## flow/config.mk

```make
export PLATFORM = sky130hd
export DESIGN_NAME = axilite
export DESIGN_NICKNAME = axilite
export VERILOG_FILES = /design/flow/design.v
export SDC_FILE = /design/flow/constraint.sdc
export NUM_CORES = 4
export LEC_CHECK = 0
export CAP_MARGIN = 10
export CELL_PAD_IN_SITES_DETAIL_PLACEMENT = 2
export CORE_MARGIN = 2
export CORE_UTILIZATION = 20
export CTS_CLUSTER_DIAMETER = 63
export GPL_ROUTABILITY_DRIVEN = 1
export MIN_ROUTING_LAYER = met2
export PLACE_DENSITY = 0.43
export SLEW_MARGIN = 10
export TNS_END_PERCENT = 100
```

## flow/design.v

```verilog
`timescale 1ns / 1ps
module axilite(
    input clk, reset, trigger, ARREADY, RVALID, AWREADY, WREADY, BVALID,
    input[4:0] length,
    input[31:0] source_address, destination_address, RDATA,
    output reg done, ARVALID, RREADY, AWVALID, WVALID, BREADY,
    output reg[31:0] ARADDR, AWADDR, WDATA,
    output reg[4:0] r_count, w_count);
    parameter READ_NONE=3'b000,
              READ_ADDR=3'b001,
              READ_DATA=3'b010,
              READ_STORE=3'b011,
              READ_DONE=3'b100;
    parameter WRITE_NONE=3'b000,          
              WRITE_ADDR=3'b001,
              WRITE_DATA=3'b010,
              WRITE_VALID=3'b011,
              WRITE_DONE=3'b100;
    reg [2:0] r_state, w_state;
    reg fifo_rd;
    reg aw_sent, w_sent;
    wire fifo_wr;
    wire fifo_full, fifo_empty;
    wire [31:0] fifo_data;
    wire start;
    wire [4:0] words;
    assign start = trigger && (w_state==WRITE_NONE);
    assign words = {2'b00, length[4:2]};
    assign fifo_wr = (r_state==READ_DATA) && RREADY && RVALID;
    FIFO fifom(.clk(clk), .reset(reset), .FIFO_RD(fifo_rd), .FIFO_WR(fifo_wr), .RDATA(RDATA), .FIFO_EMPTY(fifo_empty), .FIFO_FULL(fifo_full),
                .DATA_OUT(fifo_data));
    always @(posedge clk) begin
        if(reset) begin
            r_state<= READ_NONE;
            ARVALID<=0;
            RREADY<=0;
            r_count<= 0;
         end
         else begin
            case(r_state)
            READ_NONE: begin
                       if(start) begin
                        ARADDR<= source_address;
                        r_count<= words;
                        if(words!=0) begin
                         ARVALID<=1;
                         r_state<= READ_ADDR; end
                        end
                       end
            READ_ADDR: begin
                       if(ARREADY) begin
                       ARVALID<=0;
                       RREADY<=!fifo_full;
                       r_state<= READ_DATA; end
                       end 
            READ_DATA: begin
                       if(!RREADY)
                        RREADY<=!fifo_full;
                       else if(RVALID) begin
                        RREADY<=0;
                        r_count<=r_count-1;
                        r_state<= READ_STORE; end
                       end 
            READ_STORE: begin
                         r_state<=READ_DONE;
                        end
            READ_DONE: begin
                       if(r_count==0)
                        r_state<=READ_NONE;
                       else begin
                        ARADDR<=ARADDR+4; 
                        ARVALID<=1;
                        r_state<=READ_ADDR; end
                       end
            default:   r_state<=READ_NONE;
            endcase
        end
   end 
   always @(posedge clk) begin
           if(reset) begin
            w_state<= WRITE_NONE;
            AWVALID<=0;
            WVALID<=0;
            BREADY<=0;
            fifo_rd<=0;
            aw_sent<=0;
            w_sent<=0;
            done<=0;
            w_count<= 0;
           end
           else begin 
            fifo_rd<=0;
            case(w_state)
            WRITE_NONE: begin
                         if(start) begin
                          AWADDR<=destination_address;
                          w_count<=words;
                          done<=(words==0);
                          if(words!=0)
                           w_state<=WRITE_ADDR;
                          end
                         end
            WRITE_ADDR: begin
                         if(!fifo_empty) begin 
                          fifo_rd<=1; 
                          w_state<=WRITE_VALID; end
                         end
            WRITE_VALID: begin
                         if(!fifo_rd) begin
                          WDATA<=fifo_data;
                          AWVALID<=1;
                          WVALID<=1;
                          aw_sent<=0;
                          w_sent<=0;
                          w_state<=WRITE_DATA; end
                         end
            WRITE_DATA: begin
                         if(AWREADY && AWVALID) begin
                          AWVALID<=0;
                          aw_sent<=1;
                         end
                         if(WREADY && WVALID) begin
                          WVALID<=0;
                          w_sent<=1;
                         end
                         if((aw_sent || (AWREADY && AWVALID)) && (w_sent || (WREADY && WVALID))) begin
                          BREADY<=1;
                          w_state<=WRITE_DONE; end
                        end
            WRITE_DONE: begin
                         if(BVALID) begin
                          BREADY<=0;
                          w_count<=w_count-1;
                          if(w_count==1) begin
                           done<=1;
                           w_state<=WRITE_NONE; end
                          else begin
                           AWADDR<=AWADDR+4;
                           w_state<=WRITE_ADDR; end
                          end
                        end
            default:    w_state<=WRITE_NONE;
            endcase
      end
     end
endmodule
module FIFO(
    input clk, reset, FIFO_RD, FIFO_WR,
    input [31:0] RDATA,
    output FIFO_EMPTY, FIFO_FULL,
    output reg[31:0] DATA_OUT);
    reg[4:0] fifo_depth;
    reg[31:0] fifo_mem[0:15];
    reg[3:0] n,m;
    integer i;
    assign FIFO_EMPTY = (fifo_depth==0);
    assign FIFO_FULL = (fifo_depth==16);
    always @(posedge clk) begin
    if(reset) begin
                n<=0;
                m<=0;
                fifo_depth<=0;
                DATA_OUT<=0;
                for (i=0; i<16; i=i+1) begin
                fifo_mem[i]<=0; 
                end
               end
    else begin
            if(!FIFO_FULL && FIFO_WR)
                begin
                    fifo_mem[n]<=RDATA;
                    n<=(n==15)? 0:n+1;
                end
            if( !FIFO_EMPTY && FIFO_RD )
                begin
                    DATA_OUT<=fifo_mem[m];
                    m<=(m==15)? 0:m+1;
                end
            fifo_depth<=fifo_depth+(!FIFO_FULL && FIFO_WR)-(!FIFO_EMPTY && FIFO_RD);
          end
     end 
endmodule
```

## flow/constraint.sdc

```tcl
create_clock -name core_clock -period 4.36 [get_ports {clk}]
set_input_delay 0.8720 -clock core_clock [delete_from_list [all_inputs] [get_ports {clk}]]
set_output_delay 0.8720 -clock core_clock [all_outputs]
set_load 0.01 [all_outputs]
```

## flow/run.sh

```bash
#!/bin/bash
# the make line also repeats each setting of config.mk as NAME=value (left out here)
make -C /OpenROAD-flow-scripts/flow DESIGN_CONFIG=/design/flow/config.mk WORK_HOME=/design/flow/orfs CLKGATE_MAP_FILE= finish
```

==> impl_metrics.json, run 1 <==
{
  "path_cells": "inv_1, ha_1, or4b_1, and2_4, ha_1, inv_1, ha_1, fa_1, a21oi_1, nor2_1, or3_1, a21oi_1",
  "max_freq_mhz": 313,
  "drv_cap": 0,
  "track_usage": 0.195,
  "dp_hpwl_mm": 61.3,
  "finalSetupViolCount": 0,
  "p_comb_uw": 724,
  "wl_per_cell_um": 22.0,
  "drc": 0,
  "clk_path_buf_depth": 3,
  "cpPeakStageDelay_ns": 0.63,
  "min_from": "fifom.DATA_OUT[16]",
  "power_leader": "the clock network",
  "r2r_slack_ns": 1.16,
  "adder_share": 0.00752,
  "hold_path_class": "reg2reg",
  "crit_family": "simple AND/OR/NAND/NOR gates",
  "ff_type": "edfxtp_1",
  "cp.required_ns": 4.96,
  "synth_cell_type_count": 67,
  "r2r-start": "fifom.fifo_depth[2]",
  "route.antenna.remaining_nets": 0,
  "power.share.clock": 0.486,
  "syn2layout_area_growth_pct": 25.7,
  "path_buffers": 2,
  "xor_share": 0.00963,
  "initCoreUtil": 0.201,
  "netSwitchingPower_mw": 3.66,
  "overflow": 0,
  "outcome": "finished clean",
  "grt_antenna_before_repair": 0,
  "worstPathArrival_ns": 3.80,
  "p_int_mw": 12.2,
  "cp.depth": 12,
  "drt_pre_antenna_iters": 8,
  "gp_congestion": 0.758,
  "cts_hold_buf": 0,
  "switching_share": 0.230,
  "area_leaders": "edfxtp_1, and2_1, mux2i_1",
  "root_buffer": "clkbuf_16",
  "dp_cells": 4520,
  "crit_path_max_fanout": 5,
  "clkTransAtPathRegs_ns": 0.06,
  "finalHoldViolCount": 0,
  "async_flop_share": 0,
  "leakagePower_nw": 12.7,
  "worstReg2RegEnd": "fifom.fifo_depth[4]",
  "cts_buffers": 90,
  "top_cell": "edfxtp_1",
  "first_iter_violations": 2968,
  "io_buffer_count": 218,
  "clock_sinks": 682,
  "nNetsFinal": 2695,
  "skew_ns": 0.0397,
  "min_path_cells": 0,
  "criticalPathCategory": "reg2reg",
  "synth.comb.largest_family": "simple AND/OR/NAND/NOR gates",
  "yosys.area_share.aoi": 0.0720,
  "syn-num-nets": 2500,
  "grt_max_degree": 102,
  "final-max-slew-violation-count": 0,
  "fin_cells": 4708,
  "synth-area-yosys_um2": 30900,
  "die_area_um2": 158000,
  "ys_seq_frac": 0.638,
  "die_y_um": 397,
  "seqPwrFrac": 0.468,
  "core_area_um2": 154000,
  "synth.yosys.warnings": 2,
  "yosys-top-cells-count": "edfxtp_1, and2_1, mux2i_1",
  "edf_count": 608,
  "power_density_nw_per_um2": 409,
  "startpoint": "fifom.fifo_depth[2]",
  "ir_drop_mv": 0.291,
  "endpoint_kind": "flip-flop",
  "warnings": 39,
  "synth_cells": 2373,
  "cts_tree": "built",
  "clock_power_mw": 7.73,
  "fin_crit_sh": 0.734,
  "crit_path_top_delay_cell": "or4b_1",
  "vias": 26400,
  "post-route-util": 0.253,
  "largest_area_cell": "edfxtp_1",
  "die_width_um": 397,
  "top_cell_area_share": 0.590,
  "grt_pass1_wl_mm": 151,
  "clk_latency_ns": 0.71,
  "ys_sh_simple": 0.158,
  "ys_sh_mux": 0.0872,
  "rsz0062_at_grt": "false",
  "cpMostUsedCell": "ha_1",
  "grt_pass1_vias": 31100,
  "syn-cell-area_um2": 30900,
  "sequentialPower_mw": 7.45,
  "ys_cells": 2373,
  "postCtsSetupBuffers": 0,
  "endpoint": "fifom.fifo_depth[4]",
  "period_needed_ns": 3.20,
  "routed_wl_mm": 104,
  "ys.flops": 682,
  "cts_max_level": 3,
  "via_per_inst": 5.62,
  "io_pins": 221,
  "post_cts_resized": 0,
  "holdPathEnd": "WDATA[16]",
  "rows": 144,
  "rr_worst_depth": 12,
  "power_frac_comb": 0.046,
  "critPathLaunchType": "flip-flop",
  "syn_avg_cell_area_um2": 13.0,
  "tightest_slew_ns": 1.06,
  "timing.slew.headroom": 0.297
}
[area by class of cell]
class                   count  area, um^2
diodes                     21        52.6
clock buffers             121        2460
clock inverters            46         572
fillers                 16600      115000
inverters                  31         116
multi-input cells        1479       10600
flip-flops and latches    682       19800
well taps                2044        2560
repair buffers            284        2790
[per-stage QoR]
step	setup WS [ns]	total power, mW	cell area, um^2	hold slack [ns]	TNS, ns
finish	1.16	15.9	38900	0.424	0
CTS	1.17	16.0	38800	0.428	0
global placement	0.857	8.27	35800	0.414	0
detailed placement	0.829	8.30	35800	0.414	0
global route	0.958	16.4	38800	0.439	0
floorplan	-0.00782	7.87	30900	0.403	-1.17
[metal layers]
metal,up-vias,wire (um),part of all wire,global-route usage
met1,9180,0,0,-
met4,27,4690,0.045,0.0344
li1,9129,-,-,-
met3,464,45400,0.44,0.273
met2,7646,52900,0.51,0.226
met5,-,747,0.0072,0.0463
==> run 2: changes to the inputs <==
- CAP_MARGIN: 10 -> 20
- CELL_PAD_IN_SITES_DETAIL_PLACEMENT: 2 -> default
- CORE_UTILIZATION: 20 -> 68
- CTS_CLUSTER_DIAMETER: 63 -> default
- CTS_CLUSTER_SIZE: default -> 27
- GPL_ROUTABILITY_DRIVEN: 1 -> default
- HOLD_SLACK_MARGIN: default -> -0.07
- MIN_ROUTING_LAYER: met2 -> default
- PLACE_DENSITY: 0.43 -> default
- SETUP_SLACK_MARGIN: default -> 0.19
- SLEW_MARGIN: 10 -> 20
- TNS_END_PERCENT: 100 -> default
- clock period: 4.36 -> 1.73 ns (I/O delays scaled with it)
==> impl_metrics.json, run 2 <==
{
  "ys_seq_frac": 0.638,
  "power_density_nw_per_um2": 902,
  "grt_max_degree": 58,
  "area_leaders": "edfxtp_1, and2_1, mux2i_1",
  "startpoint": "fifom.fifo_depth[3]",
  "io_buffer_count": 218,
  "cp.required_ns": 2.27,
  "power.total_mw": 35.6,
  "top_cell_area_share": 0.590,
  "skew_ns": 0.0160,
  "synth-area-yosys_um2": 30900,
  "netSwitchingPower_mw": 7.66,
  "cp.depth": 12,
  "holdPathEnd": "AWVALID",
  "core_area_um2": 45100,
  "post-route-util": 0.876,
  "finalHoldViolCount": 0,
  "top_cell": "edfxtp_1",
  "synth_cells": 2373,
  "final-max-slew-violation-count": 0,
  "cts_tree": "built",
  "p_comb_mw": 2.18,
  "dp_cells": 3295,
  "nNetsFinal": 2935,
  "yosys.area_share.aoi": 0.0720,
  "criticalPathCategory": "reg2reg",
  "finalSetupViolCount": 1242,
  "drc": 0,
  "rr_worst_depth": 12,
  "path_cells": "inv_2, ha_4, or4b_4, and2_4, ha_4, inv_2, ha_4, fa_2, a21oi_2, nor2_1, or3_4, a21oi_2",
  "track_usage": 0.368,
  "hold_path_class": "in2reg",
  "die_width_um": 217,
  "syn-cell-area_um2": 30900,
  "first_iter_violations": 3085,
  "timing.slew.headroom": 0.611,
  "power_leader": "sequential cells",
  "drt_pre_antenna_iters": 8,
  "syn_avg_cell_area_um2": 13.0,
  "rows": 78,
  "ys_sh_mux": 0.0872,
  "ys_cells": 2373,
  "synth.comb.largest_family": "simple AND/OR/NAND/NOR gates",
  "syn2layout_area_growth_pct": 27.8,
  "root_buffer": "clkbuf_16",
  "fin_tns_setup_ns": -429.70,
  "die_area_um2": 47200,
  "setup_slack_ns": -1.10,
  "adder_share": 0.00752,
  "fin_cells": 3461,
  "rsz0062_at_grt": "true",
  "clock_sinks": 682,
  "tightest_slew_ns": 0.582,
  "clock_power_mw": 14.7,
  "p_int_mw": 28.0,
  "cpMostUsedCell": "ha_4",
  "io_pins": 221,
  "crit_path_max_fanout": 2,
  "syn-num-nets": 2500,
  "grt_pass1_vias": 22300,
  "fin_crit_sh": 1.63,
  "initCoreUtil": 0.686,
  "crit_family": "simple AND/OR/NAND/NOR gates",
  "endpoint_kind": "flip-flop",
  "grt_antenna_before_repair": 2,
  "seqPwrFrac": 0.526,
  "period_needed_ns": 2.83,
  "clk_path_buf_depth": 3,
  "synth_cell_type_count": 67,
  "wl_per_cell_um": 26.1,
  "ys_sh_simple": 0.158,
  "ff_type": "edfxtp_1",
  "synth.yosys.warnings": 2,
  "power.share.clock": 0.412,
  "crit_path_top_delay_cell": "or4b_4",
  "outcome": "failed layout checks",
  "switching_share": 0.215,
  "max_freq_mhz": 354,
  "path_buffers": 2,
  "vias": 22300,
  "yosys-top-cells-count": "edfxtp_1, and2_1, mux2i_1",
  "power_frac_comb": 0.061,
  "worst_hold_slack_ns": 0.291,
  "cts_buffers": 68,
  "leakagePower_nw": 13.9,
  "sequentialPower_mw": 18.7,
  "r2r_slack_ns": -1.10,
  "r2r-start": "fifom.fifo_depth[3]",
  "die_y_um": 217,
  "edf_count": 608,
  "cts_hold_buf": 0,
  "clkTransAtPathRegs_ns": 0.06,
  "xor_share": 0.00963,
  "largest_area_cell": "edfxtp_1",
  "route.antenna.remaining_nets": 0,
  "drv_cap": 0,
  "dp_hpwl_mm": 52.2,
  "ys.flops": 682,
  "worstReg2RegEnd": "fifom.fifo_depth[4]",
  "worstPathArrival_ns": 3.36,
  "cpPeakStageDelay_ns": 0.46,
  "grt_pass1_wl_mm": 130,
  "violatedChecks": "setup timing",
  "overflow": 0,
  "critPathLaunchType": "flip-flop",
  "warnings": 39,
  "ir_drop_mv": 0.979,
  "n_fill_cell": 2060,
  "via_per_inst": 6.46,
  "clk_latency_ns": 0.60,
  "routed_wl_mm": 90.5,
  "gp_congestion": 0.879,
  "endpoint": "fifom.fifo_depth[4]",
  "min_from": "reset",
  "min_path_cells": 3,
  "cts_max_level": 3,
  "async_flop_share": 0
}
run 2: layer usage:
layer	global-route usage	vias to the layer above	part of all wire
met2	0.620	1436	0.50
met5	0	-	0.00017
li1	-	9628	-
met1	0.482	11000	0.35
met4	0.137	2	0.039
met3	0.0690	256	0.11
run 2: area by class of cell:
cell class / instances / area (um^2) / area share
sequential: 682 / 19800 / 0.500
multi-input combinational: 1481 / 11000 / 0.278
timing repair buffer: 544 / 5720 / 0.145
clock buffer: 88 / 1890 / 0.0478
tap: 600 / 751 / 0.0190
clock inverter: 33 / 293 / 0.00741
inverter: 31 / 119 / 0.00301
antenna: 2 / 5.00 / 0.000127
run 2: per-stage QoR:
stage | worst slack, ns | area [um^2]
after floorplan | -1.18 | 31300
after global placement | -1.00 | 36400
after detailed placement | -1.05 | 36400
after CTS | -1.00 | 38900
after global routing | -1.15 | 39500
final | -1.10 | 39500
run 2: what timing repair did:
item	in CTS	in global routing
endpoints found under the setup margin	1290	1297
resized	57	79
setup buffers	6	25
gates cloned	5	7
pin swaps	16	20
==> run 3: changes to the inputs <==
- ABC_AREA: default -> 1
- CELL_PAD_IN_SITES_DETAIL_PLACEMENT: default -> 0
- CORE_UTILIZATION: 68 -> 37
- CTS_CLUSTER_DIAMETER: default -> 314
- CTS_CLUSTER_SIZE: 27 -> default
- HOLD_SLACK_MARGIN: -0.07 -> default
- MAX_ROUTING_LAYER: default -> met5
- MIN_ROUTING_LAYER: default -> met1
- SETUP_SLACK_MARGIN: 0.19 -> default
- SLEW_MARGIN: 20 -> 25
- clock period: 1.73 -> 2.63 ns (I/O delays scaled with it)
==> impl_metrics.json, run 3 <==
{
  "drc": 0,
  "switching_share": 0.231,
  "tightest_slew_ns": 0.918,
  "finalSetupViolCount": 0,
  "rsz0062_at_grt": "false",
  "clock_sinks": 682,
  "p_int_mw": 18.9,
  "final-max-slew-violation-count": 0,
  "setup_slack_ns": 0.268,
  "hold_path_class": "reg2reg",
  "rr_worst_depth": 13,
  "synth-area-yosys_um2": 32100,
  "root_buffer": "clkbuf_16",
  "synth_cells": 3648,
  "io_buffer_count": 218,
  "r2r_slack_ns": 0.27,
  "path_cells": "inv_1, ha_1, nand3_1, nand2_1, inv_2, ha_1, inv_1, ha_1, fa_1, a21oi_1, o21bai_1, o21ai_0, a21oi_1",
  "die_area_um2": 89200,
  "syn_avg_cell_area_um2": 8.81,
  "vias": 24900,
  "power_leader": "sequential cells",
  "ys.flops": 682,
  "ys_sh_mux": 0,
  "p_comb_mw": 1.53,
  "sequentialPower_mw": 12.3,
  "n_fill_cell": 8283,
  "synth_cell_type_count": 33,
  "cts_buffers": 77,
  "min_from": "r_state[4]",
  "outcome": "finished clean",
  "skew_ns": 0.0405,
  "ys_cells": 3648,
  "r2r-start": "fifom.fifo_depth[3]",
  "ys_seq_frac": 0.614,
  "endpoint_kind": "flip-flop",
  "clk_latency_ns": 0.64,
  "top_cell_area_share": 0.568,
  "criticalPathCategory": "reg2reg",
  "postCtsSetupBuffers": 0,
  "min_path_cells": 2,
  "power.share.clock": 0.439,
  "wl_per_cell_um": 18.1,
  "dp_hpwl_mm": 57.1,
  "io_pins": 221,
  "edf_count": 608,
  "adder_share": 0.00724,
  "crit_path_top_delay_cell": "fa_1",
  "clock_power_mw": 10.8,
  "top_cell": "nand2_1",
  "finalHoldViolCount": 0,
  "xor_share": 0.00763,
  "overflow": 0,
  "crit_path_max_fanout": 3,
  "holdPathEnd": "r_state[1]",
  "syn-cell-area_um2": 32100,
  "netSwitchingPower_mw": 5.68,
  "async_flop_share": 0,
  "cpMostUsedCell": "ha_1",
  "warnings": 34,
  "die_y_um": 299,
  "power_density_nw_per_um2": 636,
  "cpPeakStageDelay_ns": 0.41,
  "grt_max_degree": 75,
  "timing.slew.headroom": 0.388,
  "gp_congestion": 0.879,
  "worstPathArrival_ns": 2.88,
  "largest_area_cell": "edfxtp_1",
  "routed_wl_mm": 91.5,
  "syn2layout_area_growth_pct": 20.6,
  "yosys-top-cells-count": "nand2_1, nor2_1, edfxtp_1",
  "fin_tns_setup_ns": 0,
  "cts_max_level": 3,
  "yosys.area_share.aoi": 0.0316,
  "seqPwrFrac": 0.499,
  "via_per_inst": 4.92,
  "clkTransAtPathRegs_ns": 0.06,
  "syn-num-nets": 3775,
  "cts_tree": "built",
  "grt_pass1_wl_mm": 140,
  "dpl_worst_slack_ns": 0.121,
  "fin_crit_sh": 0.898,
  "path_buffers": 3,
  "grt_antenna_before_repair": 0,
  "rows": 108,
  "cp.required_ns": 3.15,
  "drt_pre_antenna_iters": 6,
  "track_usage": 0.203,
  "critPathLaunchType": "flip-flop",
  "period_needed_ns": 2.36,
  "endpoint": "fifom.fifo_depth[4]",
  "first_iter_violations": 1950,
  "ir_drop_mv": 0.516,
  "worstReg2RegEnd": "fifom.fifo_depth[4]",
  "max_freq_mhz": 423,
  "clk_path_buf_depth": 3,
  "synth.yosys.warnings": 2,
  "cts_hold_buf": 0,
  "synth.comb.largest_family": "simple AND/OR/NAND/NOR gates",
  "area_leaders": "edfxtp_1, nand2_1, nor2_1",
  "leakagePower_nw": 15.9,
  "cp.depth": 13,
  "grt_pass1_vias": 23600,
  "die_width_um": 299,
  "route.antenna.remaining_nets": 0,
  "ff_type": "edfxtp_1",
  "nNetsFinal": 3966,
  "power_frac_comb": 0.062,
  "crit_family": "adder cells",
  "initCoreUtil": 0.372,
  "startpoint": "fifom.fifo_depth[3]",
  "drv_cap": 0,
  "post_cts_resized": 0,
  "ys_sh_simple": 0.266,
  "core_area_um2": 86500
}
[run 3: layout make-up]
| cell class | count | area, um^2 | share of cell area |
|---|---|---|---|
| clock buffer | 99 | 2060 | 0.0532 |
| timing repair buffer | 324 | 3470 | 0.0894 |
| multi-input combinational | 2372 | 10100 | 0.261 |
| clock inverter | 44 | 475 | 0.0123 |
| inverter | 382 | 1440 | 0.0373 |
| antenna | 1 | 2.50 | 0.0000646 |
| sequential | 682 | 19700 | 0.510 |
| tap | 1155 | 1450 | 0.0373 |
[run 3: metal layers]
layer,share of wire,wire (um),GRT usage,up-vias
li1,-,-,-,12100
met1,0.43,39400,0.276,11800
met2,0.47,43200,0.336,874
met3,0.072,6560,0.0298,148
met4,0.026,2400,0.0619,0
met5,0,0,0,-
[run 3: stage by stage]
step	cell area [um^2]	cells	hold slack (ns)	util	total power [mW]
finish	38700	5059	0.401	0.448	24.6
global route	38700	5058	0.443	0.448	25.4
CTS	38700	5058	0.403	0.448	24.9
detailed placement	36200	4915	0.395	0.419	14.1
global placement	36200	4915	0.393	0.419	14.0
floorplan	32100	3648	0.388	-	13.2
==> run 4: changes to the inputs <==
- ABC_AREA: 1 -> default
- CELL_PAD_IN_SITES_DETAIL_PLACEMENT: 0 -> default
- CORE_UTILIZATION: 37 -> 72
- CTS_CLUSTER_DIAMETER: 314 -> 375
- CTS_CLUSTER_SIZE: default -> 47
- HOLD_SLACK_MARGIN: default -> -0.04
- MAX_ROUTING_LAYER: met5 -> default
- MIN_ROUTING_LAYER: met1 -> default
- PLACE_DENSITY_LB_ADDON: default -> 0.13
- SETUP_SLACK_MARGIN: default -> 0.77
- SLEW_MARGIN: 25 -> 20
- clock period: 2.63 -> 2.59 ns (I/O delays scaled with it)
==> impl_metrics.json, run 4 <==
{
  "ys_cells": 2373,
  "root_buffer": "clkbuf_16",
  "xor_share": 0.00963,
  "synth.comb.largest_family": "simple AND/OR/NAND/NOR gates",
  "yosys-top-cells-count": "edfxtp_1, and2_1, mux2i_1",
  "async_flop_share": 0,
  "die_y_um": 211,
  "gp_congestion": 0.860,
  "ys_sh_simple": 0.158,
  "ys.flops": 682,
  "dp_cells": 3063,
  "area_leaders": "edfxtp_1, and2_1, mux2i_1",
  "io_buffer_count": 218,
  "syn_avg_cell_area_um2": 13.0,
  "cts_hold_buf": 0,
  "rows": 75,
  "cts_max_level": 1,
  "largest_area_cell": "edfxtp_1",
  "adder_share": 0.00752,
  "clock_sinks": 682,
  "ys_seq_frac": 0.638,
  "synth-area-yosys_um2": 30900,
  "syn-num-nets": 2500,
  "syn-cell-area_um2": 30900,
  "outcome": "did not finish",
  "edf_count": 608,
  "initCoreUtil": 0.734,
  "ys_sh_mux": 0.0872,
  "clk_path_buf_depth": 3,
  "synth_cell_type_count": 67,
  "cts_buffers": 18,
  "die_area_um2": 44600,
  "place_area_um2": 34800,
  "top_cell": "edfxtp_1",
  "stop_stage": "5_1_grt",
  "die_width_um": 211,
  "ff_type": "edfxtp_1",
  "io_pins": 221,
  "synth.yosys.warnings": 2,
  "yosys.area_share.aoi": 0.0720,
  "synth_cells": 2373,
  "dp_hpwl_mm": 50.5,
  "core_area_um2": 42100,
  "top_cell_area_share": 0.590
}
[run 4: stage by stage]
step                      setup slack (ns)   util  hold slack, ns
after floorplan                     -0.323      -           0.403
after global placement              -0.141  0.826           0.410
after detailed placement            -0.280  0.826           0.412
after CTS                           -0.168  0.890           0.396
[run 4: what timing repair did]
item / CTS
pin swaps: 55
resized: 398
gates cloned: 15
setup buffers: 163
setup endpoints to repair: 1208
==> run 5: changes to the inputs <==
- CORE_UTILIZATION: 72 -> 60
- CTS_CLUSTER_DIAMETER: 375 -> default
- CTS_CLUSTER_SIZE: 47 -> 54
- GPL_TIMING_DRIVEN: default -> 1
- HOLD_SLACK_MARGIN: -0.04 -> default
- PLACE_DENSITY_LB_ADDON: 0.13 -> default
- SETUP_SLACK_MARGIN: 0.77 -> 0.99
- clock period: 2.59 -> 5.39 ns (I/O delays scaled with it)
==> impl_metrics.json, run 5 <==
{
  "min_from": "fifom.DATA_OUT[16]",
  "synth.comb.largest_family": "simple AND/OR/NAND/NOR gates",
  "holdPathEnd": "WDATA[16]",
  "path_buffers": 3,
  "warnings": 37,
  "period_needed_ns": 3.62,
  "drv_cap": 0,
  "synth_cells": 2373,
  "r2r-start": "fifom.fifo_depth[2]",
  "synth-area-yosys_um2": 30900,
  "switching_share": 0.211,
  "cts_buffers": 71,
  "netSwitchingPower_mw": 2.40,
  "grt_pass1_vias": 19500,
  "wl_per_cell_um": 24.3,
  "core_area_um2": 51100,
  "async_flop_share": 0,
  "track_usage": 0.299,
  "p_int_mw": 8.96,
  "route.antenna.remaining_nets": 0,
  "gp_congestion": 0.823,
  "path_cells": "inv_1, ha_1, or4b_1, and2_2, buf_4, ha_1, inv_1, ha_1, fa_1, a21oi_1, nor2_1, or3_1, a21oi_1",
  "p_comb_uw": 531,
  "power_leader": "sequential cells",
  "area_leaders": "edfxtp_1, and2_1, mux2i_1",
  "cts_hold_buf": 0,
  "ys_seq_frac": 0.638,
  "max_freq_mhz": 276,
  "cp.required_ns": 5.91,
  "ir_drop_mv": 0.271,
  "synth_cell_type_count": 67,
  "outcome": "finished clean",
  "tightest_slew_ns": 1.14,
  "yosys.area_share.aoi": 0.0720,
  "post_cts_resized": 0,
  "adder_share": 0.00752,
  "root_buffer": "clkbuf_16",
  "crit_family": "adder cells",
  "seqPwrFrac": 0.530,
  "cpPeakStageDelay_ns": 0.54,
  "startpoint": "fifom.fifo_depth[2]",
  "clock_power_mw": 4.81,
  "overflow": 0,
  "rr_worst_depth": 13,
  "endpoint": "fifom.fifo_depth[4]",
  "leakagePower_nw": 12.2,
  "syn2layout_area_growth_pct": 16.9,
  "ys_cells": 2373,
  "die_y_um": 231,
  "syn-cell-area_um2": 30900,
  "dp_hpwl_mm": 45.3,
  "syn-num-nets": 2500,
  "ys.flops": 682,
  "initCoreUtil": 0.605,
  "synth.yosys.warnings": 2,
  "nNetsFinal": 2661,
  "sequentialPower_mw": 6.02,
  "io_pins": 221,
  "criticalPathCategory": "reg2reg",
  "via_per_inst": 6.11,
  "drc": 0,
  "cp.depth": 13,
  "ys_sh_simple": 0.158,
  "clock_sinks": 682,
  "clk_path_buf_depth": 3,
  "largest_area_cell": "edfxtp_1",
  "ff_type": "edfxtp_1",
  "endpoint_kind": "flip-flop",
  "xor_share": 0.00963,
  "crit_path_max_fanout": 69,
  "io_buffer_count": 218,
  "grt_pass1_wl_mm": 119,
  "yosys-top-cells-count": "edfxtp_1, and2_1, mux2i_1",
  "fin_tns_setup_ns": 0,
  "power_density_nw_per_um2": 314,
  "edf_count": 608,
  "first_iter_violations": 2133,
  "final-max-slew-violation-count": 0,
  "crit_path_top_delay_cell": "or4b_1",
  "syn_avg_cell_area_um2": 13.0,
  "postCtsSetupBuffers": 0,
  "critPathLaunchType": "flip-flop",
  "cpMostUsedCell": "ha_1",
  "cts_max_level": 3,
  "rows": 83,
  "worstReg2RegEnd": "fifom.fifo_depth[4]",
  "top_cell_area_share": 0.590,
  "min_path_cells": 0,
  "die_width_um": 231,
  "worstPathArrival_ns": 4.15,
  "cts_tree": "built",
  "grt_antenna_before_repair": 3,
  "ys_sh_mux": 0.0872,
  "finalHoldViolCount": 0,
  "timing.slew.headroom": 0.237,
  "fin_crit_sh": 0.672,
  "die_area_um2": 53400,
  "clkTransAtPathRegs_ns": 0.06,
  "hold_path_class": "reg2reg",
  "rsz0062_at_grt": "false",
  "r2r_slack_ns": 1.77,
  "vias": 20000,
  "post-route-util": 0.708,
  "drt_pre_antenna_iters": 5,
  "power_frac_comb": 0.047,
  "top_cell": "edfxtp_1",
  "power.share.clock": 0.423,
  "clk_latency_ns": 0.61,
  "n_antenna_cell": 0,
  "grt_max_degree": 76,
  "routed_wl_mm": 79.4,
  "finalSetupViolCount": 0,
  "skew_ns": 0.0220
}
[run 5: per-layer routing]
| metal | vias to the layer above | GRT usage | share of wire |
|---|---|---|---|
| li1 | 9055 | - | - |
| met1 | 9938 | 0.422 | 0.42 |
| met2 | 877 | 0.474 | 0.47 |
| met3 | 121 | 0.0565 | 0.089 |
| met4 | 2 | 0.0915 | 0.024 |
| met5 | - | 0 | 0.00016 |
[run 5: final cells by class]
type	count	area, um^2
clock buffer	102	2090
clock inverter	27	194
fill	3614	14900
inverter	31	119
multi-input combinational	1479	10600
sequential	682	19800
tap	680	851
timing repair buffer	269	2580
[run 5: metrics by stage]
step | setup WS [ns] | instance area, um^2 | cells | hold slack, ns | total power [mW]
after floorplan | 0.816 | 30900 | 2373 | 0.403 | 6.37
after global placement | 1.30 | 33900 | 3141 | 0.409 | 6.64
after detailed placement | 1.23 | 33900 | 3141 | 0.412 | 6.66
after CTS | 1.77 | 36200 | 3270 | 0.430 | 11.4
after global routing | 1.57 | 36200 | 3270 | 0.443 | 11.7
final | 1.77 | 36200 | 3270 | 0.430 | 11.4
==> run 6: changes to the inputs <==
- CAP_MARGIN: 20 -> 0
- CELL_PAD_IN_SITES_DETAIL_PLACEMENT: default -> 1
- CELL_PAD_IN_SITES_GLOBAL_PLACEMENT: default -> 2
- CORE_ASPECT_RATIO: default -> 1.03
- CORE_UTILIZATION: 60 -> 68
- CTS_CLUSTER_DIAMETER: default -> 395
- CTS_CLUSTER_SIZE: 54 -> default
- GPL_ROUTABILITY_DRIVEN: default -> 1
- GPL_TIMING_DRIVEN: 1 -> 0
- HOLD_SLACK_MARGIN: default -> 0.11
- MIN_ROUTING_LAYER: default -> met1
- PLACE_DENSITY: default -> 0.65
- SETUP_SLACK_MARGIN: 0.99 -> default
- SLEW_MARGIN: 20 -> 40
- clock period: 5.39 -> 2.05 ns (I/O delays scaled with it)
==> impl_metrics.json, run 6 <==
{
  "outcome": "did not finish",
  "stop_stage": "3_1_place_gp_skip_io",
  "error": "[ERROR GPL-0301] Utilization 106.359 % exceeds 100%.",
  "rows": 79,
  "top_cell": "edfxtp_1",
  "yosys-top-cells-count": "edfxtp_1, and2_1, mux2i_1",
  "syn-cell-area_um2": 30900,
  "yosys.area_share.aoi": 0.0720,
  "adder_share": 0.00752,
  "ys.flops": 682,
  "ys_sh_simple": 0.158,
  "core_area_um2": 45100,
  "synth_cells": 2373,
  "ys_seq_frac": 0.638,
  "ys_cells": 2373,
  "initCoreUtil": 0.686,
  "top_cell_area_share": 0.590,
  "xor_share": 0.00963,
  "edf_count": 608,
  "syn_avg_cell_area_um2": 13.0,
  "area_leaders": "edfxtp_1, and2_1, mux2i_1",
  "synth-area-yosys_um2": 30900,
  "ff_type": "edfxtp_1",
  "synth.yosys.warnings": 2,
  "die_area_um2": 47200,
  "async_flop_share": 0,
  "syn-num-nets": 2500,
  "ys_sh_mux": 0.0872,
  "largest_area_cell": "edfxtp_1",
  "die_width_um": 214,
  "die_y_um": 220,
  "synth_cell_type_count": 67,
  "synth.comb.largest_family": "simple AND/OR/NAND/NOR gates"
}
==> run 7: changes to the inputs <==
- CAP_MARGIN: 0 -> 20
- CELL_PAD_IN_SITES_DETAIL_PLACEMENT: 1 -> default
- CELL_PAD_IN_SITES_GLOBAL_PLACEMENT: 2 -> default
- CORE_ASPECT_RATIO: 1.03 -> default
- CORE_UTILIZATION: 68 -> 40
- CTS_CLUSTER_DIAMETER: 395 -> default
- GPL_ROUTABILITY_DRIVEN: 1 -> default
- HOLD_SLACK_MARGIN: 0.11 -> default
- MIN_ROUTING_LAYER: met1 -> met2
- PLACE_DENSITY: 0.65 -> default
- SLEW_MARGIN: 40 -> 20
- clock period: 2.05 -> 5.2 ns (I/O delays scaled with it)
==> impl_metrics.json, run 7 <==
{
  "clock_sinks": 682,
  "synth-area-yosys_um2": 30900,
  "die_area_um2": 79600,
  "synth.yosys.warnings": 2,
  "syn_avg_cell_area_um2": 13.0,
  "seqPwrFrac": 0.509,
  "path_cells": "inv_1, ha_1, or4b_1, and2_1, clkbuf_1, clkbuf_1, ha_1, inv_1, ha_1, fa_1, a21oi_1, nor2_1, or3_1, a21oi_1",
  "startpoint": "fifom.fifo_depth[3]",
  "min_path_cells": 0,
  "vias": 27600,
  "clock_power_mw": 5.40,
  "sequentialPower_mw": 6.24,
  "power_leader": "sequential cells",
  "crit_path_max_fanout": 10,
  "worstPathArrival_ns": 4.73,
  "drv_cap": 0,
  "final-max-slew-violation-count": 0,
  "netSwitchingPower_mw": 2.79,
  "p_int_mw": 9.48,
  "grt_pass1_vias": 30400,
  "worstReg2RegEnd": "fifom.fifo_depth[4]",
  "skew_ns": 0.0310,
  "synth_cell_type_count": 67,
  "r2r_slack_ns": 1.02,
  "setup_slack_ns": 1.02,
  "largest_area_cell": "edfxtp_1",
  "critPathLaunchType": "flip-flop",
  "async_flop_share": 0,
  "ir_drop_mv": 0.209,
  "rows": 101,
  "adder_share": 0.00752,
  "gp_congestion": 0.953,
  "leakagePower_nw": 12.6,
  "ys_sh_mux": 0.0872,
  "synth_cells": 2373,
  "dp_hpwl_mm": 64.8,
  "dpl_worst_slack_ns": 0.466,
  "criticalPathCategory": "reg2reg",
  "synth.comb.largest_family": "simple AND/OR/NAND/NOR gates",
  "path_buffers": 4,
  "power_density_nw_per_um2": 326,
  "grt_antenna_before_repair": 0,
  "postCtsSetupBuffers": 0,
  "p_comb_uw": 635,
  "yosys-top-cells-count": "edfxtp_1, and2_1, mux2i_1",
  "clkTransAtPathRegs_ns": 0.06,
  "cp.depth": 14,
  "rr_worst_depth": 14,
  "edf_count": 608,
  "worst_hold_slack_ns": 0.440,
  "finalHoldViolCount": 0,
  "cts_hold_buf": 0,
  "max_freq_mhz": 239,
  "period_needed_ns": 4.18,
  "power.share.clock": 0.440,
  "outcome": "finished clean",
  "first_iter_violations": 5637,
  "root_buffer": "clkbuf_16",
  "endpoint": "fifom.fifo_depth[4]",
  "top_cell_area_share": 0.590,
  "crit_path_top_delay_cell": "or4b_1",
  "ff_type": "edfxtp_1",
  "tightest_slew_ns": 1.28,
  "via_per_inst": 7.26,
  "drt_pre_antenna_iters": 12,
  "xor_share": 0.00963,
  "top_cell": "edfxtp_1",
  "cts_buffers": 76,
  "initCoreUtil": 0.406,
  "switching_share": 0.227,
  "core_area_um2": 76200,
  "rsz0062_at_grt": "false",
  "warnings": 34,
  "syn-num-nets": 2500,
  "clk_path_buf_depth": 3,
  "drc": 0,
  "routed_wl_mm": 97.1,
  "ys_sh_simple": 0.158,
  "endpoint_kind": "flip-flop",
  "cpMostUsedCell": "ha_1",
  "syn-cell-area_um2": 30900,
  "io_pins": 221,
  "power.total_mw": 12.3,
  "syn2layout_area_growth_pct": 21.9,
  "holdPathEnd": "WDATA[15]",
  "ys_cells": 2373,
  "die_width_um": 282,
  "power_frac_comb": 0.052,
  "timing.slew.headroom": 0.149,
  "wl_per_cell_um": 25.6,
  "area_leaders": "edfxtp_1, and2_1, mux2i_1",
  "cts_max_level": 3,
  "hold_path_class": "reg2reg",
  "r2r-start": "fifom.fifo_depth[3]",
  "finalSetupViolCount": 0,
  "io_buffer_count": 217,
  "die_y_um": 282,
  "yosys.area_share.aoi": 0.0720,
  "nNetsFinal": 2824,
  "track_usage": 0.361,
  "grt_max_degree": 33,
  "clk_latency_ns": 0.65,
  "cp.required_ns": 5.75,
  "overflow": 0,
  "ys_seq_frac": 0.638,
  "cts_tree": "built",
  "min_from": "fifom.DATA_OUT[15]",
  "post_cts_resized": 0,
  "crit_family": "adder cells",
  "fin_crit_sh": 0.804,
  "cpPeakStageDelay_ns": 0.60,
  "route.antenna.remaining_nets": 0,
  "ys.flops": 682,
  "grt_pass1_wl_mm": 140
}
## run 7: cell type report
| type | count | area, um^2 |
|---|---|---|
| inverter | 31 | 116 |
| clock inverter | 34 | 354 |
| fill | 6643 | 38500 |
| antenna | 7 | 17.5 |
| buffer | 181 | 728 |
| multi-input combinational | 1479 | 10500 |
| clock buffer | 107 | 2110 |
| timing repair buffer | 246 | 2810 |
| sequential | 682 | 19700 |
| tap | 1030 | 1290 |
## run 7: metrics by stage
step / cell area [um^2] / TNS [ns] / util / std cells
6_report: 37700 / 0 / 0.495 / 3797
5_1_grt: 37700 / 0 / 0.494 / 3790
4_1_cts: 37600 / 0 / 0.494 / 3789
3_5_place_dp: 35200 / 0 / 0.462 / 3648
3_3_place_gp: 34400 / -1101.48 / 0.451 / 3620
2_1_floorplan: 30900 / 0 / - / 2373
## run 7: routing by layer
metal,up-vias,global-route usage,part of all wire
met5,-,0.139,0.011
met4,28,0.0741,0.084
met3,877,0.480,0.42
met2,7899,0.427,0.49
met1,9408,-,0
li1,9355,-,-
==> run 8: changes to the inputs <==
- ABC_AREA: default -> 0
- CELL_PAD_IN_SITES_GLOBAL_PLACEMENT: default -> 3
- CORE_UTILIZATION: 40 -> 31
- CTS_CLUSTER_SIZE: default -> 26
- GPL_TIMING_DRIVEN: 0 -> default
- HOLD_SLACK_MARGIN: default -> -0.02
- MAX_ROUTING_LAYER: default -> met5
- MIN_ROUTING_LAYER: met2 -> default
- PLACE_DENSITY_LB_ADDON: default -> 0.16
- SETUP_SLACK_MARGIN: default -> 0.74
- TNS_END_PERCENT: default -> 95
- clock period: 5.2 -> 4.14 ns (I/O delays scaled with it)
==> impl_metrics.json, run 8 <==
{
  "min_path_cells": 0,
  "r2r_slack_ns": 1.05,
  "post_cts_resized": 0,
  "min_from": "fifom.DATA_OUT[16]",
  "rr_worst_depth": 12,
  "clock_sinks": 682,
  "final-max-slew-violation-count": 0,
  "route.antenna.remaining_nets": 0,
  "synth-area-yosys_um2": 30900,
  "topRoutingLayerUsed": "met5",
  "warnings": 34,
  "top_cell": "edfxtp_1",
  "p_int_mw": 12.1,
  "synth_cell_type_count": 67,
  "leakagePower_nw": 12.5,
  "crit_path_max_fanout": 5,
  "place_area_um2": 35000,
  "timing.slew.headroom": 0.350,
  "routed_wl_mm": 91.1,
  "top_cell_area_share": 0.590,
  "period_needed_ns": 3.09,
  "clk_latency_ns": 0.64,
  "syn2layout_area_growth_pct": 21.4,
  "path_cells": "inv_1, ha_1, or4b_1, and2_2, ha_1, inv_1, ha_1, fa_1, a21oi_1, nor2_1, or3_1, a21oi_1",
  "dp_hpwl_mm": 55.4,
  "syn-cell-area_um2": 30900,
  "outcome": "finished clean",
  "power.share.clock": 0.449,
  "clkTransAtPathRegs_ns": 0.06,
  "grt_pass1_wl_mm": 134,
  "power_leader": "sequential cells",
  "worstPathArrival_ns": 3.64,
  "gp_congestion": 0.745,
  "switching_share": 0.221,
  "crit_family": "simple AND/OR/NAND/NOR gates",
  "yosys-top-cells-count": "edfxtp_1, and2_1, mux2i_1",
  "synth.comb.largest_family": "simple AND/OR/NAND/NOR gates",
  "first_iter_violations": 1495,
  "ys_cells": 2373,
  "endpoint_kind": "flip-flop",
  "synth.yosys.warnings": 2,
  "root_buffer": "clkbuf_16",
  "finalSetupViolCount": 0,
  "edf_count": 608,
  "initCoreUtil": 0.314,
  "drc": 0,
  "grt_pass1_vias": 20000,
  "syn_avg_cell_area_um2": 13.0,
  "cts_tree": "built",
  "xor_share": 0.00963,
  "crit_path_top_delay_cell": "or4b_1",
  "ir_drop_mv": 0.254,
  "syn-num-nets": 2500,
  "synth_cells": 2373,
  "core_area_um2": 98600,
  "r2r-start": "fifom.fifo_depth[3]",
  "cpMostUsedCell": "ha_1",
  "tightest_slew_ns": 0.973,
  "async_flop_share": 0,
  "cts_buffers": 82,
  "cp.depth": 12,
  "track_usage": 0.177,
  "postCtsSetupBuffers": 0,
  "skew_ns": 0.0219,
  "route.met3.wl_mm": 4.28,
  "seqPwrFrac": 0.504,
  "grt_max_degree": 69,
  "ys_sh_simple": 0.158,
  "p_comb_uw": 723,
  "worstReg2RegEnd": "fifom.fifo_depth[4]",
  "cp.required_ns": 4.69,
  "wl_met1_mm": 41.2,
  "dr_wl_met2_mm": 43.8,
  "clk_path_buf_depth": 3,
  "drt_pre_antenna_iters": 5,
  "io_pins": 221,
  "ys_sh_mux": 0.0872,
  "startpoint": "fifom.fifo_depth[3]",
  "cts_max_level": 3,
  "nNetsFinal": 2699,
  "fin_tns_setup_ns": 0,
  "ff_type": "edfxtp_1",
  "power_density_nw_per_um2": 414,
  "vias": 19800,
  "clock_power_mw": 6.99,
  "power_frac_comb": 0.046,
  "wl_per_cell_um": 23.2,
  "drv_cap": 0,
  "critPathLaunchType": "flip-flop",
  "endpoint": "fifom.fifo_depth[4]",
  "ys.flops": 682,
  "overflow": 0,
  "cts_hold_buf": 0,
  "hold_path_class": "reg2reg",
  "netSwitchingPower_mw": 3.43,
  "die_area_um2": 102000,
  "via_per_inst": 5.03,
  "grt_antenna_before_repair": 4,
  "rows": 115,
  "finalHoldViolCount": 0,
  "path_buffers": 2,
  "yosys.area_share.aoi": 0.0720,
  "largest_area_cell": "edfxtp_1",
  "sequentialPower_mw": 7.84,
  "fin_crit_sh": 0.745,
  "io_buffer_count": 218,
  "rsz0062_at_grt": "false",
  "max_freq_mhz": 324,
  "ys_seq_frac": 0.638,
  "die_y_um": 320,
  "adder_share": 0.00752,
  "die_width_um": 320,
  "finalInstanceArea_um2": 37600,
  "holdPathEnd": "WDATA[16]",
  "cpPeakStageDelay_ns": 0.55,
  "area_leaders": "edfxtp_1, and2_1, mux2i_1",
  "criticalPathCategory": "reg2reg"
}
-- run 8: through the flow --
step | setup slack [ns] | util | instances | hold WS [ns] | total power, mW
detailed placement | 0.768 | 0.355 | 3775 | 0.414 | 8.73
finish | 1.05 | 0.381 | 3925 | 0.427 | 15.6
global placement | 0.760 | 0.355 | 3774 | 0.410 | 8.70
CTS | 1.03 | 0.381 | 3923 | 0.429 | 15.8
global route | 0.820 | 0.381 | 3923 | 0.444 | 16.1
floorplan | 0.977 | - | 2373 | 0.403 | 8.28
-- run 8: layout make-up --
class / instances / area (um^2)
Fill cell: 9334 / 61000
Clock buffer: 109 / 2220
Timing Repair Buffer: 296 / 2910
Clock inverter: 39 / 360
Inverter: 31 / 116
Sequential cell: 682 / 19800
Antenna cell: 2 / 5.00
Multi-Input combinational cell: 1479 / 10600
Tap cell: 1287 / 1610
-- run 8: layer usage --
metal / vias to the layer above / track usage
li1: 9171 / -
met2: 431 / 0.297
met4: 2 / 0.0463
met3: 121 / 0.0267
met5: - / 0
met1: 10000 / 0.238
==> run 9: changes to the inputs <==
- ABC_AREA: 0 -> default
- CAP_MARGIN: 20 -> 15
- CELL_PAD_IN_SITES_GLOBAL_PLACEMENT: 3 -> default
- CORE_UTILIZATION: 31 -> 68
- CTS_CLUSTER_SIZE: 26 -> 47
- HOLD_SLACK_MARGIN: -0.02 -> -0.04
- MAX_ROUTING_LAYER: met5 -> default
- PLACE_DENSITY_LB_ADDON: 0.16 -> default
- SETUP_SLACK_MARGIN: 0.74 -> 0.46
- TNS_END_PERCENT: 95 -> default
- clock period: 4.14 -> 1.86 ns (I/O delays scaled with it)
==> impl_metrics.json, run 9 <==
{
  "warnings": 39,
  "largest_area_cell": "edfxtp_1",
  "switching_share": 0.222,
  "first_iter_violations": 3521,
  "nNetsFinal": 2924,
  "crit_family": "simple AND/OR/NAND/NOR gates",
  "timing.slew.headroom": 0.507,
  "clk_path_buf_depth": 3,
  "skew_ns": 0.0345,
  "root_buffer": "clkbuf_16",
  "top_cell": "edfxtp_1",
  "clk_latency_ns": 0.62,
  "top_usage_layer": "met2",
  "yosys-top-cells-count": "edfxtp_1, and2_1, mux2i_1",
  "synth.comb.largest_family": "simple AND/OR/NAND/NOR gates",
  "fin_cells": 3455,
  "cp.depth": 12,
  "rsz0062_at_grt": "true",
  "min_path_cells": 3,
  "power_density_nw_per_um2": 835,
  "seqPwrFrac": 0.518,
  "grt_antenna_before_repair": 3,
  "clkTransAtPathRegs_ns": 0.06,
  "grt_pass1_wl_mm": 140,
  "die_width_um": 217,
  "cts_max_level": 3,
  "drv_cap": 0,
  "route.antenna.remaining_nets": 0,
  "cpMostUsedCell": "ha_4",
  "r2r_slack_ns": -0.90,
  "rr_worst_depth": 12,
  "crit_path_max_fanout": 2,
  "criticalPathCategory": "reg2reg",
  "track_usage": 0.403,
  "vias": 23300,
  "yosys.area_share.aoi": 0.0720,
  "ys_sh_simple": 0.158,
  "drc": 0,
  "finalHoldViolCount": 0,
  "grt_max_degree": 58,
  "netSwitchingPower_mw": 7.50,
  "adder_share": 0.00752,
  "syn-cell-area_um2": 30900,
  "wl_per_cell_um": 29.5,
  "holdPathEnd": "r_state[4]",
  "path_cells": "inv_2, ha_4, or4b_4, and2_4, ha_4, inv_2, ha_4, fa_2, a21oi_2, nor2_1, or3_1, a21oi_1",
  "violatedChecks": "setup timing",
  "p_comb_mw": 2.10,
  "final-max-slew-violation-count": 0,
  "grtUsageMet2": 0.665,
  "dp_cells": 3248,
  "top_cell_area_share": 0.590,
  "ir_drop_mv": 1.04,
  "critPathLaunchType": "flip-flop",
  "overflow": 0,
  "rows": 78,
  "worstReg2RegEnd": "fifom.fifo_depth[4]",
  "worstPathArrival_ns": 3.31,
  "async_flop_share": 0,
  "path_buffers": 2,
  "dp_hpwl_mm": 52.6,
  "ys_seq_frac": 0.638,
  "drt_pre_antenna_iters": 6,
  "edf_count": 608,
  "post-route-util": 0.895,
  "tightest_slew_ns": 0.737,
  "outcome": "failed layout checks",
  "via_per_inst": 6.75,
  "clock_sinks": 682,
  "ys.flops": 682,
  "synth_cells": 2373,
  "r2r-start": "fifom.fifo_depth[3]",
  "fin_crit_sh": 1.48,
  "sequentialPower_mw": 17.5,
  "io_buffer_count": 218,
  "synth_cell_type_count": 67,
  "gp_congestion": 0.852,
  "die_y_um": 217,
  "grt_util_met3": 0.0832,
  "cts_tree": "built",
  "finalSetupViolCount": 1183,
  "p_int_mw": 26.2,
  "grtUsageMet1": 0.501,
  "ys_sh_mux": 0.0872,
  "max_freq_mhz": 363,
  "endpoint_kind": "flip-flop",
  "synth-area-yosys_um2": 30900,
  "xor_share": 0.00963,
  "min_from": "reset",
  "cp.required_ns": 2.41,
  "period_needed_ns": 2.76,
  "leakagePower_nw": 14.2,
  "crit_path_top_delay_cell": "or4b_4",
  "routed_wl_mm": 102,
  "ff_type": "edfxtp_1",
  "die_area_um2": 47200,
  "clock_power_mw": 14.2,
  "synth.yosys.warnings": 2,
  "core_area_um2": 45100,
  "area_leaders": "edfxtp_1, and2_1, mux2i_1",
  "power_frac_comb": 0.062,
  "endpoint": "fifom.fifo_depth[4]",
  "hold_path_class": "in2reg",
  "io_pins": 221,
  "cpPeakStageDelay_ns": 0.48,
  "initCoreUtil": 0.686,
  "power_leader": "sequential cells",
  "syn_avg_cell_area_um2": 13.0,
  "worst_hold_slack_ns": 0.308,
  "cts_buffers": 69,
  "setup_slack_ns": -0.899,
  "power.share.clock": 0.420,
  "syn2layout_area_growth_pct": 30.5,
  "syn-num-nets": 2500,
  "startpoint": "fifom.fifo_depth[3]",
  "grt_pass1_vias": 23100,
  "ys_cells": 2373
}
-- run 9: cell type report --
cell class,instances,area (um^2)
flip-flops and latches,682,19800
multi-input cells,1479,11100
repair buffers,534,6350
fillers,1804,4720
clock buffers,93,1900
well taps,600,751
clock inverters,33,335
inverters,31,119
diodes,3,7.51
-- run 9: metrics by stage --
| stage | setup slack [ns] | power, mW | instance area, um^2 | setup TNS [ns] |
|---|---|---|---|---|
| after detailed placement | -0.902 | 19.6 | 36100 | -418.72 |
| final | -0.899 | 33.7 | 40400 | -453.22 |
| after CTS | -0.846 | 33.3 | 39700 | -239.29 |
| after global routing | -0.984 | 34.3 | 40400 | -504.32 |
| after floorplan | -1.05 | 18.5 | 31300 | -177.03 |
| after global placement | -0.858 | 19.5 | 36100 | -393.47 |
-- run 9: timing repair --
item	in CTS	in global routing
hold buffers	0	0
setup buffers	36	13
gates cloned	18	11
endpoints found under the setup margin	1304	1316
resized	185	72
pin swaps	35	9
-- run 9: layer usage --
| metal | vias up | wire, um | share of wire |
|---|---|---|---|
| met1 | 11400 | 33900 | 0.33 |
| met4 | 4 | 6780 | 0.067 |
| met5 | - | 49 | 0.00048 |
| met2 | 1843 | 48600 | 0.48 |
| met3 | 476 | 12600 | 0.12 |
| li1 | 9612 | - | - |
==> run 10: changes to the inputs <==
- ABC_AREA: default -> 0
- CAP_MARGIN: 15 -> 30
- CORE_UTILIZATION: 68 -> 48
- CTS_CLUSTER_SIZE: 47 -> default
- GPL_TIMING_DRIVEN: default -> 0
- HOLD_SLACK_MARGIN: -0.04 -> default
- PLACE_DENSITY: default -> 0.62
- SETUP_SLACK_MARGIN: 0.46 -> default
- SLEW_MARGIN: 20 -> 5
- clock period: 1.86 -> 2.8 ns (I/O delays scaled with it)
==> impl_metrics.json, run 10 <==
{
  "holdPathEnd": "WDATA[5]",
  "cts_max_level": 3,
  "place_area_um2": 35000,
  "worstReg2RegEnd": "fifom.fifo_depth[4]",
  "drt_pre_antenna_iters": 6,
  "seqPwrFrac": 0.521,
  "ys_cells": 2373,
  "clock_power_mw": 9.52,
  "syn-num-nets": 2500,
  "timing.slew.headroom": 0.324,
  "die_area_um2": 66500,
  "grt_pass1_vias": 21100,
  "gp_congestion": 0.863,
  "core_area_um2": 64100,
  "clk_path_buf_depth": 3,
  "syn-cell-area_um2": 30900,
  "area_leaders": "edfxtp_1, and2_1, mux2i_1",
  "adder_share": 0.00752,
  "min_from": "fifom.DATA_OUT[5]",
  "cpMostUsedCell": "ha_4",
  "crit_path_top_delay_cell": "or4b_4",
  "synth_cells": 2373,
  "endpoint_kind": "flip-flop",
  "synth-area-yosys_um2": 30900,
  "ir_drop_mv": 0.382,
  "fin_crit_sh": 1.04,
  "clock_sinks": 682,
  "track_usage": 0.274,
  "hold_path_class": "reg2reg",
  "skew_ns": 0.0300,
  "rr_worst_depth": 13,
  "critPathLaunchType": "flip-flop",
  "die_y_um": 258,
  "warnings": 37,
  "initCoreUtil": 0.482,
  "wl_per_cell_um": 25.5,
  "ys_seq_frac": 0.638,
  "dpl_worst_slack_ns": -1.30,
  "first_iter_violations": 2139,
  "top_cell": "edfxtp_1",
  "io_buffer_count": 217,
  "edf_count": 608,
  "power.share.clock": 0.428,
  "ff_type": "edfxtp_1",
  "final-max-slew-violation-count": 0,
  "synth.comb.largest_family": "simple AND/OR/NAND/NOR gates",
  "path_cells": "inv_2, ha_4, or4b_4, and2_4, clkbuf_16, ha_4, inv_2, ha_4, fa_2, a21oi_2, nor2_1, or3_1, a21oi_2",
  "ys.flops": 682,
  "setup_slack_ns": -0.109,
  "n_fill_cell": 5113,
  "switching_share": 0.218,
  "io_pins": 221,
  "synth_cell_type_count": 67,
  "cp.depth": 13,
  "cts_buffers": 74,
  "yosys-top-cells-count": "edfxtp_1, and2_1, mux2i_1",
  "rows": 93,
  "drc": 0,
  "finalSetupViolCount": 1,
  "grt_max_degree": 31,
  "route.antenna.remaining_nets": 0,
  "worst_hold_slack_ns": 0.433,
  "cts_hold_buf": 0,
  "syn2layout_area_growth_pct": 22.1,
  "die_width_um": 258,
  "crit_path_max_fanout": 2,
  "criticalPathCategory": "reg2reg",
  "max_freq_mhz": 344,
  "nNetsFinal": 2845,
  "async_flop_share": 0,
  "tightest_slew_ns": 1.01,
  "cpPeakStageDelay_ns": 0.51,
  "ys_sh_simple": 0.158,
  "via_per_inst": 5.84,
  "overflow": 0,
  "root_buffer": "clkbuf_16",
  "vias": 21200,
  "ys_sh_mux": 0.0872,
  "synth.yosys.warnings": 2,
  "r2r-start": "fifom.fifo_depth[2]",
  "netSwitchingPower_mw": 4.86,
  "min_path_cells": 0,
  "violatedChecks": "setup timing",
  "clkTransAtPathRegs_ns": 0.06,
  "power_density_nw_per_um2": 590,
  "r2r_slack_ns": -0.11,
  "crit_family": "simple AND/OR/NAND/NOR gates",
  "period_needed_ns": 2.91,
  "grt_pass1_wl_mm": 134,
  "outcome": "failed layout checks",
  "grt_antenna_before_repair": 1,
  "syn_avg_cell_area_um2": 13.0,
  "p_int_mw": 17.4,
  "p_comb_mw": 1.15,
  "xor_share": 0.00963,
  "largest_area_cell": "edfxtp_1",
  "leakagePower_nw": 12.9,
  "worstPathArrival_ns": 3.47,
  "cp.required_ns": 3.36,
  "power_frac_comb": 0.052,
  "clk_latency_ns": 0.64,
  "top_cell_area_share": 0.590,
  "endpoint": "fifom.fifo_depth[4]",
  "yosys.area_share.aoi": 0.0720,
  "startpoint": "fifom.fifo_depth[2]",
  "path_buffers": 3,
  "finalHoldViolCount": 0,
  "power_leader": "sequential cells",
  "dp_hpwl_mm": 62.4,
  "drv_cap": 0,
  "cts_tree": "built",
  "sequentialPower_mw": 11.6,
  "finalInstanceArea_um2": 37800,
  "rsz0062_at_grt": "true",
  "routed_wl_mm": 92.7
}
-- run 10: timing repair --
action	in CTS	in global routing
hold endpoints to repair	0	0
setup endpoints to repair	841	371
buffers inserted	14	12
pin swaps	9	7
gates resized	32	48
-- run 10: per-layer routing --
layer / track usage / vias to the layer above / part of all wire
li1: - / 9452 / -
met1: 0.354 / 10600 / 0.40
met2: 0.461 / 985 / 0.49
met3: 0.0469 / 179 / 0.079
met4: 0.109 / 0 / 0.036
met5: 0 / - / 0
-- run 10: cell type report --
class | instances | area [um^2] | share of cell area
flip-flops and latches | 682 | 19700 | 0.523
diodes | 1 | 2.50 | 0.0000663
plain buffers | 176 | 772 | 0.0205
multi-input cells | 1479 | 10600 | 0.282
inverters | 31 | 116 | 0.00308
well taps | 855 | 1070 | 0.0283
clock buffers | 109 | 2080 | 0.0552
repair buffers | 274 | 3080 | 0.0815
clock inverters | 28 | 245 | 0.00650
-- run 10: through the flow --
stage,cells,power (mW),TNS [ns],util
floorplan,2373,12.2,-0.113,-
global placement,3445,12.8,-968.68,0.535
detailed placement,3473,12.9,-481.63,0.546
CTS,3623,22.4,-0.152,0.586
global route,3634,22.9,-3.09,0.589
finish,3635,22.3,-0.109,0.589
==> run 11: changes to the inputs <==
- ABC_AREA: 0 -> default
- CAP_MARGIN: 30 -> 15
- CORE_UTILIZATION: 48 -> 72
- CTS_CLUSTER_SIZE: default -> 27
- GPL_TIMING_DRIVEN: 0 -> default
- HOLD_SLACK_MARGIN: default -> -0.07
- PLACE_DENSITY: 0.62 -> default
- SLEW_MARGIN: 5 -> 40
- clock period: 2.8 -> 2.46 ns (I/O delays scaled with it)
==> impl_metrics.json, run 11 <==
{
  "outcome": "failed layout checks",
  "violatedChecks": "setup timing",
  "io_pins": 221,
  "power.share.clock": 0.410,
  "criticalPathCategory": "reg2reg",
  "cp.required_ns": 2.98,
  "synth.yosys.warnings": 2,
  "startpoint": "fifom.fifo_depth[2]",
  "min_from": "fifom.DATA_OUT[0]",
  "power_leader": "sequential cells",
  "rr_worst_depth": 12,
  "power_frac_comb": 0.052,
  "r2r-start": "fifom.fifo_depth[2]",
  "synth-area-yosys_um2": 30900,
  "tightest_slew_ns": 0.841,
  "edf_count": 608,
  "synth.comb.largest_family": "simple AND/OR/NAND/NOR gates",
  "ys_seq_frac": 0.638,
  "crit_path_max_fanout": 2,
  "top_cell_area_share": 0.590,
  "n_fill_cell": 1877,
  "clk_latency_ns": 0.60,
  "top_cell": "edfxtp_1",
  "min_path_cells": 0,
  "ys.flops": 682,
  "xor_share": 0.00963,
  "max_freq_mhz": 371,
  "finalSetupViolCount": 3,
  "drc": 0,
  "root_buffer": "clkbuf_16",
  "path_buffers": 2,
  "cpPeakStageDelay_ns": 0.45,
  "vias": 21400,
  "switching_share": 0.214,
  "sequentialPower_mw": 13.2,
  "seq_area_um2": 19800,
  "netSwitchingPower_mw": 5.25,
  "nNetsFinal": 2744,
  "ys_sh_simple": 0.158,
  "crit_path_top_delay_cell": "or4b_4",
  "largest_area_cell": "edfxtp_1",
  "r2r_slack_ns": -0.24,
  "first_iter_violations": 2759,
  "initCoreUtil": 0.734,
  "post-route-util": 0.879,
  "syn2layout_area_growth_pct": 19.8,
  "finalHoldViolCount": 0,
  "crit_family": "simple AND/OR/NAND/NOR gates",
  "overflow": 0,
  "io_buffer_count": 218,
  "clock_sinks": 682,
  "leakagePower_nw": 12.7,
  "cts_buffers": 68,
  "ys_cells": 2373,
  "grt_pass1_vias": 21400,
  "finalInstanceArea_um2": 37000,
  "setup_slack_ns": -0.238,
  "seqPwrFrac": 0.538,
  "clkTransAtPathRegs_ns": 0.06,
  "power.total_mw": 24.5,
  "syn-num-nets": 2500,
  "area_leaders": "edfxtp_1, and2_1, mux2i_1",
  "ir_drop_mv": 0.641,
  "final-max-slew-violation-count": 0,
  "p_int_mw": 19.3,
  "clk_path_buf_depth": 3,
  "cpMostUsedCell": "ha_4",
  "ys_sh_mux": 0.0872,
  "rows": 75,
  "grt_max_degree": 78,
  "place_area_um2": 34800,
  "syn-cell-area_um2": 30900,
  "die_width_um": 211,
  "rsz0062_at_grt": "true",
  "yosys-top-cells-count": "edfxtp_1, and2_1, mux2i_1",
  "via_per_inst": 6.66,
  "synth_cells": 2373,
  "critPathLaunchType": "flip-flop",
  "fin_crit_sh": 1.10,
  "cp.depth": 12,
  "cts_max_level": 3,
  "yosys.area_share.aoi": 0.0720,
  "dp_hpwl_mm": 49.1,
  "ff_type": "edfxtp_1",
  "drt_pre_antenna_iters": 8,
  "route.antenna.remaining_nets": 0,
  "cts_hold_buf": 0,
  "worstPathArrival_ns": 3.22,
  "period_needed_ns": 2.70,
  "wl_per_cell_um": 25.3,
  "drv_cap": 0,
  "worstReg2RegEnd": "fifom.fifo_depth[4]",
  "grt_antenna_before_repair": 2,
  "routed_wl_mm": 81.2,
  "grt_pass1_wl_mm": 122,
  "warnings": 39,
  "cts_tree": "built",
  "clock_power_mw": 10.0,
  "core_area_um2": 42100,
  "endpoint": "fifom.fifo_depth[4]",
  "endpoint_kind": "flip-flop",
  "gp_congestion": 0.869,
  "hold_path_class": "reg2reg",
  "skew_ns": 0.0245,
  "die_y_um": 211,
  "p_comb_mw": 1.28,
  "syn_avg_cell_area_um2": 13.0,
  "timing.slew.headroom": 0.439,
  "adder_share": 0.00752,
  "holdPathEnd": "WDATA[0]",
  "track_usage": 0.366,
  "path_cells": "inv_2, ha_4, or4b_4, and2_4, ha_4, inv_4, ha_4, fa_2, a21oi_2, nor2_2, or3_4, a21oi_2",
  "synth_cell_type_count": 67,
  "die_area_um2": 44600,
  "async_flop_share": 0,
  "power_density_nw_per_um2": 662,
  "logic_area_um2": 10600
}
==> run 11: through the flow <==
| stage | setup TNS [ns] | worst slack [ns] | std cells | hold slack (ns) |
|---|---|---|---|---|
| 3_5_place_dp | -53.26 | -0.334 | 3075 | 0.412 |
| 6_report | -0.495 | -0.238 | 3212 | 0.425 |
| 5_1_grt | -0.709 | -0.331 | 3211 | 0.436 |
| 2_1_floorplan | -182.56 | -0.702 | 2373 | 0.403 |
| 3_3_place_gp | -41.81 | -0.294 | 3075 | 0.410 |
| 4_1_cts | -0.262 | -0.262 | 3205 | 0.426 |
==> run 11: final cells by class <==
type,count,share of cell area
Multi-Input combinational cell,1479,0.287
Tap cell,539,0.0182
Antenna cell,2,0.000135
Clock inverter,32,0.00703
Sequential cell,682,0.533
Timing Repair Buffer,355,0.100
Clock buffer,92,0.0506
Inverter,31,0.00321
==> run 11: layer usage <==
metal  GRT usage  vias up  wire length [um]
met2       0.610     1365             40200
met5           0        -                11
li1            -     9256                 -
met4       0.137        2              2540
met1       0.480    10500             29700
met3      0.0752      239              8780
==> run 11: timing repair <==
action / CTS / global route
setup endpoints to repair: 1 / 2
resized: 2 / 8
pin swaps: 8 / 5
setup buffers: 6 / 6
Power figures rest on the tool's default switching activity, not on a simulated workload.
